## mac_array
module mac_array #(
    parameter NUM_CHANNELS = 4,
    parameter DATA_WIDTH = 8,
    parameter ACCUM_WIDTH = 32,
    parameter OUTPUT_WIDTH = 16
)(
    input  clk,
    input  rst_n,
    input  [NUM_CHANNELS-1:0] enable,
    input  [NUM_CHANNELS-1:0] clear_acc,
    input  [DATA_WIDTH*NUM_CHANNELS-1:0] input_data,
    input  [DATA_WIDTH*NUM_CHANNELS-1:0] weight,
    output [OUTPUT_WIDTH*NUM_CHANNELS-1:0] mac_out,
    output [OUTPUT_WIDTH*NUM_CHANNELS-1:0] activated_out,
    output [NUM_CHANNELS-1:0] valid,
    output [NUM_CHANNELS-1:0] overflow
);
clock: 4.62 ns
lec_check: 0
cap_margin: 20
core_margin: 2
core_utilization: 72
cts_cluster_diameter: 231
cts_cluster_size: 45
place_density_lb_addon: 0.19
setup_slack_margin: 1.37
slew_margin: 20
tns_end_percent: 5
run.sh (not shown) runs the stock make flow with config.mk's settings and CLKGATE_MAP_FILE=.
The first run never finished: it broke off in 5_1_grt.
Next try:
==> flow/config.mk (replaced) <==
export PLATFORM = sky130hd
export DESIGN_NAME = mac_array
export DESIGN_NICKNAME = mac_array
export VERILOG_FILES = /design/flow/design.v
export SDC_FILE = /design/flow/constraint.sdc
export NUM_CORES = 4
export LEC_CHECK = 0
export CAP_MARGIN = 20
export CORE_MARGIN = 2
export CORE_UTILIZATION = 44
export SLEW_MARGIN = 20
==> flow/constraint.sdc (replaced) <==
create_clock -name core_clock -period 4.93 [get_ports {clk}]
set_input_delay 0.9860 -clock core_clock [delete_from_list [all_inputs] [get_ports {clk}]]
set_output_delay 0.9860 -clock core_clock [all_outputs]
set_load 0.01 [all_outputs]
What happened: The new run finished but failed the layout checks on negative setup slack; die area rises by 62%; synthesized cell count stays the same; area after synthesis is unchanged.
Next try:
--- a/flow/config.mk
+++ b/flow/config.mk
@@ -7,5 +7,9 @@
 export LEC_CHECK = 0
+export ABC_AREA = 1
 export CAP_MARGIN = 20
 export CORE_MARGIN = 2
-export CORE_UTILIZATION = 44
+export CORE_UTILIZATION = 61
+export CTS_CLUSTER_SIZE = 96
+export PLACE_DENSITY = 0.38
 export SLEW_MARGIN = 20
+export TNS_END_PERCENT = 10
Effect:
- The changed run ran to the end with violations: negative setup slack
- clock skew rises by 7.2 ps
- synthesized area came out higher by 13%
- total power is lower by about 7%
- worst setup slack improves by 750 ps
- core utilization grows by 19 points
- final area goes up by 3.9%
Next try:
--- a/flow/config.mk
+++ b/flow/config.mk
@@ -7,9 +7,7 @@
 export LEC_CHECK = 0
-export ABC_AREA = 1
 export CAP_MARGIN = 20
 export CORE_MARGIN = 2
-export CORE_UTILIZATION = 61
-export CTS_CLUSTER_SIZE = 96
-export PLACE_DENSITY = 0.38
+export CORE_UTILIZATION = 60
+export CTS_CLUSTER_DIAMETER = 242
+export CTS_CLUSTER_SIZE = 98
 export SLEW_MARGIN = 20
-export TNS_END_PERCENT = 10
==> flow/constraint.sdc (replaced) <==
create_clock -name core_clock -period 8.5 [get_ports {clk}]
set_input_delay 1.7000 -clock core_clock [delete_from_list [all_inputs] [get_ports {clk}]]
set_output_delay 1.7000 -clock core_clock [all_outputs]
set_load 0.01 [all_outputs]
Outcome: With this change the flow passed the timing, DRC and antenna checks. Die size drops by roughly a tenth. Critical path depth drops by 9. Hold slack is better by 25 ps. Design area drops by a quarter to a third. Total power drops by well over a third. Sequential cell count is unchanged. Worst setup slack is better by 1500 ps. Clock-buffer cell count drops by 1.
Next try:
--- a/flow/config.mk
+++ b/flow/config.mk
@@ -7,7 +7,12 @@
 export LEC_CHECK = 0
+export ABC_AREA = 1
 export CAP_MARGIN = 20
+export CELL_PAD_IN_SITES_GLOBAL_PLACEMENT = 1
+export CORE_ASPECT_RATIO = 0.5
 export CORE_MARGIN = 2
-export CORE_UTILIZATION = 60
-export CTS_CLUSTER_DIAMETER = 242
+export CORE_UTILIZATION = 32
+export CTS_CLUSTER_DIAMETER = 336
 export CTS_CLUSTER_SIZE = 98
-export SLEW_MARGIN = 20
+export PLACE_DENSITY_LB_ADDON = 0.06
+export SLEW_MARGIN = 0
+export TNS_END_PERCENT = 15
Effect:
- design area came out higher by a little under a tenth
- wire length came out higher by well over a third
- setup slack is better by 530 ps
- power came out lower by a few percent
- clock-buffer cell count came out higher by 5
- hold slack is worse by 23 ps
- via count came out higher by about a fifth
- cell count came out higher by well over a third
- critical path depth came out higher by 5
- flip-flop count is unchanged
Next try:
==> flow/config.mk (replaced) <==
export PLATFORM = sky130hd
export DESIGN_NAME = mac_array
export DESIGN_NICKNAME = mac_array
export VERILOG_FILES = /design/flow/design.v
export SDC_FILE = /design/flow/constraint.sdc
export NUM_CORES = 4
export LEC_CHECK = 0
export CAP_MARGIN = 20
export CORE_ASPECT_RATIO = 1.46
export CORE_MARGIN = 2
export CORE_UTILIZATION = 60
export CTS_CLUSTER_DIAMETER = 242
export CTS_CLUSTER_SIZE = 98
export PLACE_DENSITY = 0.35
export SLEW_MARGIN = 20
export TNS_END_PERCENT = 15
The new run produced a clean layout.
Area after synthesis is lower by 11%.
Worst setup slack degrades by 470 ps.
Global-route usage is higher by 9.3 points.
Fmax is lower by 5.7%.
Total power is higher by 4.4%.
Routed wire length is lower by 26%.
Utilization is higher by 36 points.
Final area is lower by 6.9%.
Power and IR drop assume default switching activity.
